==> job 350: inputs <==
// battle_ship
module battle_ship(
      input wire clk,			 
      input wire clr,
      input wire btnU,
      input wire btnD,
      input wire btnR,
      input wire btnL,
      input wire sel,
	    input sw,
      output wire [2:0] red,	 
      output wire [2:0] green,   
      output wire [1:0] blue,	     
      output wire [3:0] an,
      output wire [7:0] seg,
      output wire hsync,		 
      output wire vsync			 
	);
export LEC_CHECK = 0
export CAP_MARGIN = 5
export CORE_ASPECT_RATIO = 0.85
export CORE_MARGIN = 2
export CORE_UTILIZATION = 72
export CTS_CLUSTER_SIZE = 31
export SETUP_SLACK_MARGIN = 0.9
export SLEW_MARGIN = 20
create_clock -name core_clock -period 7.03 [get_ports {clk}]
run.sh (not shown) runs the stock make flow with config.mk's settings and CLKGATE_MAP_FILE=.
==> inputs of job 3522, as changes to job 350 <==
==> flow/config.mk (replaced) <==
export PLATFORM = sky130hd
export DESIGN_NAME = battle_ship
export DESIGN_NICKNAME = battle_ship
export VERILOG_FILES = /design/flow/design.v
export SDC_FILE = /design/flow/constraint.sdc
export NUM_CORES = 4
export LEC_CHECK = 0
export CAP_MARGIN = 20
export CORE_MARGIN = 2
export CORE_UTILIZATION = 65
export SETUP_SLACK_MARGIN = 1.17
export SLEW_MARGIN = 20
==> flow/constraint.sdc (replaced) <==
create_clock -name core_clock -period 4.49 [get_ports {clk}]
set_input_delay 0.8980 -clock core_clock [delete_from_list [all_inputs] [get_ports {clk}]]
set_output_delay 0.8980 -clock core_clock [all_outputs]
set_load 0.01 [all_outputs]
==> inputs of job 1236, as changes to job 350 <==
==> flow/config.mk (replaced) <==
export PLATFORM = sky130hd
export DESIGN_NAME = battle_ship
export DESIGN_NICKNAME = battle_ship
export VERILOG_FILES = /design/flow/design.v
export SDC_FILE = /design/flow/constraint.sdc
export NUM_CORES = 4
export LEC_CHECK = 0
export CAP_MARGIN = 20
export CORE_MARGIN = 2
export CORE_UTILIZATION = 40
export SLEW_MARGIN = 20
==> flow/constraint.sdc (replaced) <==
create_clock -name core_clock -period 3.92 [get_ports {clk}]
set_input_delay 0.7840 -clock core_clock [delete_from_list [all_inputs] [get_ports {clk}]]
set_output_delay 0.7840 -clock core_clock [all_outputs]
set_load 0.01 [all_outputs]
==> comparison <==
- Job 3522 completed, yet does not pass: max-capacitance violations, max-slew violations. Job 350 completed without violations. Job 1236 completed with no timing, DRC or antenna violations.
- The highest worst hold slack belongs to job 350, the lowest to job 1236.
- Via count: job 350 is lower than job 3522 (about 9%).
- Non-clock buffer count: job 3522 is higher than job 1236 (13).
- In synthesized cell count, job 1236 and job 350 do not differ.
- Power: job 1236 > job 3522 > job 350.
- Final area, lowest first: job 350, job 1236, job 3522.
- Routed wire length, highest first: job 3522, job 1236, job 350.
- Against job 3522, the fmax of job 350 is smaller by 15%.
- Of job 350 and job 1236, job 1236 has the higher cell count (gap about 15%, measured against job 1236).
==> figures <==
                                                                                     job 350                    job 1236                                         job 3522
Chip width                                                                            155 µm                      190 µm                                           150 µm
Finished Cell Area                                                                 14800 µm²                   16300 µm²                                        17400 µm²
DRC marker count from the first detailed-route iteration                                3033                        1506                                             2924
Cycle use final                                                                        0.658                       0.975                                            0.877
Cell type of the slowest stage on the worst timing path             sky130_fd_sc_hd__dfxtp_1  sky130_fd_sc_hd__a2111oi_4                           sky130_fd_sc_hd__or3_4
Switching share of power                                                               0.286                       0.283                                            0.308
Total CTS buffers                                                                         23                          27                                               25
Clock power frac                                                                       0.416                       0.421                                            0.376
Post-route clock skew                                                                12.4 ps                     26.4 ps                                          36.4 ps
CP endpoint                                                        confirm_select.pships[27]            myDisplay.red[1]                        confirm_select.pships[27]
P_clk                                                                                1310 µW                     2490 µW                                          2140 µW
Starting density of the core                                                           0.740                       0.404                                            0.660
Tool warning count                                                                        34                          30                                               38
# placed instances                                                                      2021                        2368                                             2083
Crit path max fanout                                                                       8                           8                                                5
Minimum setup slack among reg-to-reg paths                                           2400 ps                      100 ps                                           550 ps
Average wire per standard cell                                                       24.7 µm                     22.0 µm                                          27.4 µm
Run status                                                          timing/DRC/antenna clean    timing/DRC/antenna clean                         finished with violations
Layout check failures                                                                      -                           -  max-capacitance violations, max-slew violations
Number of antenna violations at the first check in global routing                          0                           0                                                4

========
==> 11-18: inputs <==
Starting RTL as in the previous note.
==> flow/design.v (excerpt) <==
module battle_ship(
      input wire clk,			 
      input wire clr,
      input wire btnU,
      input wire btnD,
      input wire btnR,
      input wire btnL,
      input wire sel,
	    input sw,
      output wire [2:0] red,	 
      output wire [2:0] green,   
      output wire [1:0] blue,	     
      output wire [3:0] an,
      output wire [7:0] seg,
      output wire hsync,		 
      output wire vsync			 
	);
	wire clock_4Hz = clk;
	wire clock_25Mhz = clk;
	wire turn;
	wire phase;
  wire finish;
	wire [27: 0] pships;
	wire [27: 0] cships;
  wire [27: 0] c_curr_guess;
  wire [27: 0] p_curr_guess;
	assign cships = 28'b1000000100010000000000010000;
	wire db_btnR;
	wire db_btnL;
	wire db_btnU;
	wire db_btnD;
	wire db_btnSel;
	wire db_btnRst;
	debouncer db_r(
    .clk (clock_4Hz),
		.rst (clr),
    .btn_in (btnR),
    .btn_out (db_btnR)
	);
	debouncer db_l(
		.clk (clock_4Hz),
		.rst (clr),
		.btn_in (btnL),
		.btn_out (db_btnL)
	);
	debouncer db_u(
		.clk (clock_4Hz),
		.rst (clr),
		.btn_in (btnU),
		.btn_out (db_btnU)
	);
	debouncer db_d(
		.clk (clock_4Hz),
		.rst (clr),
		.btn_in (btnD),
		.btn_out (db_btnD)
	);
	debouncer db_sel(
		.clk (clock_4Hz),
		.rst (clr),
		.btn_in (sel),
		.btn_out (db_btnSel)
	);
	assign db_btnRst = clr;
	wire [27:0] cguess;
	wire [27:0] pguess;
	vga640x480 myDisplay(
		.clk(clock_25Mhz),
		.rst(clr),
		.phase(phase),
    .finish (finish),
		.cships(cships),
		.pships(pships),
		.hsync(hsync),
		.vsync(vsync),
		.cguess(cguess),
		.pguess(pguess),
		.red(red),
		.green(green),
		.blue(blue)
	);
	select_phase confirm_select(
		.clk (clock_4Hz),
		.rst (clr),
		.sel (db_btnSel),
		.seg (seg),
		.an (an),
		.phase (phase),
		.pships (pships)
	);
	select mySelections(
		.clk (clock_4Hz),
		.rst (db_btnRst),     	 
		.phase (phase),   		 
  ...
==> flow/config.mk <==
export PLATFORM = sky130hd
export DESIGN_NAME = battle_ship
export DESIGN_NICKNAME = battle_ship
export VERILOG_FILES = /design/flow/design.v
export SDC_FILE = /design/flow/constraint.sdc
export NUM_CORES = 4
export LEC_CHECK = 0
export CAP_MARGIN = 20
export CORE_MARGIN = 2
export CORE_UTILIZATION = 70
export CTS_CLUSTER_DIAMETER = 80
export SLEW_MARGIN = 20
==> flow/constraint.sdc <==
create_clock -name core_clock -period 3.24 [get_ports {clk}]
set_input_delay 0.6480 -clock core_clock [delete_from_list [all_inputs] [get_ports {clk}]]
set_output_delay 0.6480 -clock core_clock [all_outputs]
set_load 0.01 [all_outputs]
==> 04-22: changes against 11-18 <==
CORE_UTILIZATION = 63   (was 70)
CTS_CLUSTER_DIAMETER = default   (was 80)
==> flow/constraint.sdc (replaced) <==
create_clock -name core_clock -period 3.97 [get_ports {clk}]
set_input_delay 0.7940 -clock core_clock [delete_from_list [all_inputs] [get_ports {clk}]]
set_output_delay 0.7940 -clock core_clock [all_outputs]
set_load 0.01 [all_outputs]
==> 07-06: changes against 11-18 <==
CORE_UTILIZATION = 66   (was 70)
CTS_CLUSTER_DIAMETER = default   (was 80)
SETUP_SLACK_MARGIN = -0.3   (was default)
==> flow/constraint.sdc (replaced) <==
create_clock -name core_clock -period 3.25 [get_ports {clk}]
set_input_delay 0.6500 -clock core_clock [delete_from_list [all_inputs] [get_ports {clk}]]
set_output_delay 0.6500 -clock core_clock [all_outputs]
set_load 0.01 [all_outputs]
==> 12-21: changes against 11-18 <==
ABC_AREA = 1   (was default)
CORE_UTILIZATION = 72   (was 70)
CTS_CLUSTER_DIAMETER = default   (was 80)
TNS_END_PERCENT = 15   (was default)
==> flow/constraint.sdc (replaced) <==
create_clock -name core_clock -period 13.4 [get_ports {clk}]
set_input_delay 2.6800 -clock core_clock [delete_from_list [all_inputs] [get_ports {clk}]]
set_output_delay 2.6800 -clock core_clock [all_outputs]
set_load 0.01 [all_outputs]
==> qor summary <==
Sum of buffers and inverters on the critical path: 12-21 4; 07-06 15; 04-22 1; 11-18 -
Overall Power: 12-21 0.001642 W; 07-06 0.008245 W; 04-22 0.005656 W; 11-18 -
Total of fill cells in the finished design: 12-21 1339; 07-06 993; 04-22 1756; 11-18 -
Highest net fanout along the worst path: 12-21 5; 07-06 6; 04-22 9; 11-18 -
Chip area: 12-21 20380 sq um; 07-06 22210 sq um; 04-22 23230 sq um; 11-18 20970 sq um
Number of setup buffers added after CTS: 12-21 0; 07-06 24; 04-22 0; 11-18 34
Capture point of the worst reg-to-reg path: 12-21 confirm_select.pships[26]; 07-06 myGame.pships[24]; 04-22 confirm_select.pships[26]; 11-18 -
Pin slew with the least headroom to its limit: 12-21 1026 ps; 07-06 1175 ps; 04-22 824.6 ps; 11-18 -
Non-filler cells in the finished layout: 12-21 2472; 07-06 2456; 04-22 2209; 11-18 -
DRC marker count from the first detailed-route iteration: 12-21 2087; 07-06 3811; 04-22 1963; 11-18 -
Synthesized instance count: 12-21 2191; 07-06 1848; 04-22 1848; 11-18 1848
Sequential cell power: 12-21 0.000749 W; 07-06 0.00302 W; 04-22 0.00246 W; 11-18 -
Reported max-cap violation count: 12-21 0; 07-06 0; 04-22 0; 11-18 -
Multi-input comb cells: 12-21 1487; 07-06 1470; 04-22 1470; 11-18 -
Relative max-transition margin: 12-21 0.3155; 07-06 0.2105; 04-22 0.4433; 11-18 -
Proportion of synthesized chip area in sequential cells: 12-21 0.3422; 07-06 0.3418; 04-22 0.3418; 11-18 0.3418
Clkbuf count: 12-21 31; 07-06 34; 04-22 35; 11-18 -
Final period utilization: 12-21 0.4518; 07-06 1.299; 04-22 0.9605; 11-18 -
Most common cell type on the critical path: 12-21 sky130_fd_sc_hd__a21oi_1; 07-06 sky130_fd_sc_hd__buf_4; 04-22 sky130_fd_sc_hd__a21oi_1; 11-18 -
Top-area cell share: 12-21 0.3422; 07-06 0.3418; 04-22 0.3418; 11-18 0.3418
Number of hold violations in the final report: 12-21 0; 07-06 0; 04-22 0; 11-18 -
Outcome: 12-21 timing/DRC/antenna clean; 07-06 finished with violations; 04-22 timing/DRC/antenna clean; 11-18 stopped before the end
Failing step: 12-21 -; 07-06 -; 04-22 -; 11-18 global routing (5_1_grt)
Violated checks: 12-21 -; 07-06 negative setup slack; 04-22 -; 11-18 -
Total leakage power: 12-21 6.549 nW; 07-06 7.275 nW; 04-22 5.947 nW; 11-18 -
Multiplexer share of the synthesized area: 12-21 0; 07-06 0.006581; 04-22 0.006581; 11-18 0.006581
Clock buffers created by TritonCTS: 12-21 24; 07-06 25; 04-22 24; 11-18 25
Max stage delay on crit path: 12-21 670 ps; 07-06 530 ps; 04-22 460 ps; 11-18 -
Sequential group share of total power: 12-21 0.456; 07-06 0.367; 04-22 0.434; 11-18 -
Power is estimated from default activity; no workload was simulated.
